Design ntt_bfu, start of the top module:
module ntt_bfu
(
    input                   clk,
    input                   rstn,
    input  [14-1:0] in1,
    input  [14-1:0] in2,
    input  [14-1:0] gamma,
    input                   op,
    output [14-1:0] out1,
    output [14-1:0] out2
);
Settings: LEC_CHECK=0, CAP_MARGIN=20, CORE_MARGIN=2, CORE_UTILIZATION=72, CTS_CLUSTER_SIZE=35, HOLD_SLACK_MARGIN=-0.09, PLACE_DENSITY=0.6, SETUP_SLACK_MARGIN=0.85, SLEW_MARGIN=20; clock period 5.89 ns.
run.sh (not shown) runs the stock make flow with config.mk's settings and CLKGATE_MAP_FILE=.
The baseline finished but failed the layout checks on setup timing.
Edit:
- CORE_UTILIZATION: 72 -> 40
- CTS_CLUSTER_SIZE: 35 -> default
- HOLD_SLACK_MARGIN: -0.09 -> default
- SETUP_SLACK_MARGIN: 0.85 -> default
- clock period: 5.89 -> 6.5 ns (I/O delays scaled with it)
Effect: The changed run passed the timing, design-rule and antenna checks. Count of clock-buffer cells in the layout goes up by 1. Flip-flop count stays the same. Critical path depth goes down by 3. Final area goes down by a few percent. Global-route usage goes down by 18 points. Routed wire length goes down by about a fifth.
Edit:
- CAP_MARGIN: 20 -> 10
- CORE_ASPECT_RATIO: default -> 1.34
- CORE_UTILIZATION: 40 -> 43
- CTS_CLUSTER_SIZE: default -> 38
- GPL_ROUTABILITY_DRIVEN: default -> 0
- GPL_TIMING_DRIVEN: default -> 0
- PLACE_DENSITY: 0.6 -> 0.84
- TNS_END_PERCENT: default -> 15
Effect: With this change the flow completed and failed the layout checks on setup timing. Global-route usage came out higher by 2.1 points. Core utilization came out higher by 3.0 points. Worst setup slack loses 0.26 ns. Non-clock buffer count falls by 25. Hold slack is better by 0.025 ns.
Edit:
- CAP_MARGIN: 10 -> 5
- CORE_ASPECT_RATIO: 1.34 -> default
- CORE_UTILIZATION: 43 -> 72
- CTS_CLUSTER_DIAMETER: default -> 94
- CTS_CLUSTER_SIZE: 38 -> default
- GPL_ROUTABILITY_DRIVEN: 0 -> default
- GPL_TIMING_DRIVEN: 0 -> default
- PLACE_DENSITY: 0.84 -> 0.6
- TNS_END_PERCENT: 15 -> default
- clock period: 6.5 -> 5.59 ns (I/O delays scaled with it)
What happened: The changed run finished but failed the layout checks on setup timing; worst setup slack is worse by 0.71 ns; flip-flop count is unchanged; via count grows by 6.6%; die size falls by 40%; final cell count decreases by 4.5%; global-route usage increases by 16 points; clock-buffer cell count goes up by 11.

* * *

== exp/quartz ==
Starting RTL as in the previous note.
Settings: LEC_CHECK=0, ABC_AREA=1, CAP_MARGIN=20, CORE_MARGIN=2, CORE_UTILIZATION=72, CTS_CLUSTER_SIZE=31, PLACE_DENSITY=0.78, SETUP_SLACK_MARGIN=1.06, SLEW_MARGIN=20; clock period 3.56 ns.
exp/quartz | ERROR | clock tree synthesis
[inputs] exp/fjord vs exp/quartz
- CORE_UTILIZATION changed from 72 to 26
- SETUP_SLACK_MARGIN removed (was 1.06)
- CTS_CLUSTER_SIZE removed (was 31)
- ABC_AREA removed (was 1)
- PLACE_DENSITY changed from 0.78 to 0.6
- the clock period (ns, I/O delays scaled along) changed from 3.56 to 9.51
==> results <==
- Having completed the whole flow, exp/fjord delivered a layout that passed the timing, design-rule and antenna checks.
- As of exp/fjord, number of standard cells reported by yosys had fallen by more than 10% compared to exp/quartz.
- exp/fjord against exp/quartz: adder-cell area share of the yosys netlist went up by 0.85 points; area after synthesis decreased by about 3.3% relative to the old numbers; total cell area reported by yosys after synthesis went down 3.3%; mean instance size in the synthesized netlist picked up an extra about 18%; fraction of synthesized cell area in xor and xnor cells higher.
- exp/fjord: starting utilization of the core area 47 points below exp/quartz
- Count of mapped cells out of synthesis: exp/fjord lower than exp/quartz
diff inputs: exp/fjord => exp/cedar
- swapping 26 for 66 in CORE_UTILIZATION
- swapping 9.51 for 5.59 in the clock period (ns, I/O delays scaled along)
==> results <==
- STATUS run=exp/cedar STAGES=ALL_DONE FINAL_CHECKS=FAILED CAUSE=negative setup slack
- From exp/fjord to exp/cedar the numbers moved as follows: non-clock buffer count went up; relative area change from synthesis to final layout went up; share of final layout cell area taken by non-clock buffers went up.
Input-level comparison between exp/raven and exp/cedar:
- ABC_AREA now 1, previously not set
- CORE_UTILIZATION now 72, was 66
- the clock period (ns, I/O delays scaled along) now 4.26, was 5.59
Notes after the runs:
As for a clean layout from exp/cedar and exp/raven, there is none. [flow] exp/cedar | stages: complete | final checks: fail | reason: negative setup slack. Die area, exp/raven vs exp/cedar: down by a few percent. Relative to exp/cedar, the synthesized cell count of exp/raven is higher by 22%. Compared with exp/cedar, in exp/raven adder-cell share of the synthesized area dropped 0.85 points, portion of the post-synthesis area used by sequential elements decreased by 1.4 points relative to the old numbers, initial cell density of the core rose by 6.0 points.
Relative to exp/raven, the following input files were edited for exp/indigo:
- CTS_CLUSTER_DIAMETER now 81, previously not set
- PLACE_DENSITY now 0.4, was 0.6
- ABC_AREA no longer set, was 1
- the clock period (ns, I/O delays scaled along) now 5.59, was 4.26
Notes after the runs:
- To summarise exp/indigo: no stage aborted, but the layout did not pass its checks, failing on negative setup slack.
- Diff exp/raven -> exp/indigo: chip area line of the yosys report down 3.3%, pre-placement core utilization now smaller, synthesized cell count decreased by 597 relative to the old numbers, mean instance size in the synthesized netlist climbed about 18%, number of placed instances with taps included shows a reduction of 784.
- Cell area after placement shrinks by a little under 10% when moving from exp/raven to exp/indigo.
- Delta (exp/indigo minus exp/raven): portion of the post-synthesis area used by sequential elements increased by 1.4 points relative to the old numbers; last weighted congestion value of the routability-driven placer decreased by 3.6% relative to the old numbers; die outline area decreased by about 3.3% relative to the old numbers; number of buffers inserted by post-CTS setup repair decreased by 68% relative to the old numbers.

* * *

ntt_bfu again, from the RTL that the note above started with.
Settings: LEC_CHECK=0, CAP_MARGIN=40, CORE_MARGIN=3, CORE_UTILIZATION=34, CTS_CLUSTER_DIAMETER=61, CTS_CLUSTER_SIZE=35, GPL_ROUTABILITY_DRIVEN=0, GPL_TIMING_DRIVEN=1, HOLD_SLACK_MARGIN=0.16, PLACE_DENSITY_LB_ADDON=0.02, SLEW_MARGIN=20; clock period 10.5 ns.
The baseline completed without violations.
Next try:
CAP_MARGIN = 20   (was 40)
CORE_MARGIN = 2   (was 3)
CORE_UTILIZATION = 72   (was 34)
CTS_CLUSTER_DIAMETER = default   (was 61)
CTS_CLUSTER_SIZE = default   (was 35)
GPL_ROUTABILITY_DRIVEN = default   (was 0)
GPL_TIMING_DRIVEN = default   (was 1)
HOLD_SLACK_MARGIN = default   (was 0.16)
PLACE_DENSITY_LB_ADDON = default   (was 0.02)
SETUP_SLACK_MARGIN = -0.39   (was default)
clock period = 5.89 ns   (was 10.5 ns; I/O delays follow)
Outcome: With this change the flow completed, yet does not pass: setup timing. Count of clock-buffer cells in the layout rose by 20. Wire length rose by about 8%. Design area rose by about 2%. Sequential share of layout area fell by 0.73 points. Utilization rose by 45 points. Final cell count fell by about 11%. Non-clock buffer count rose by 166.
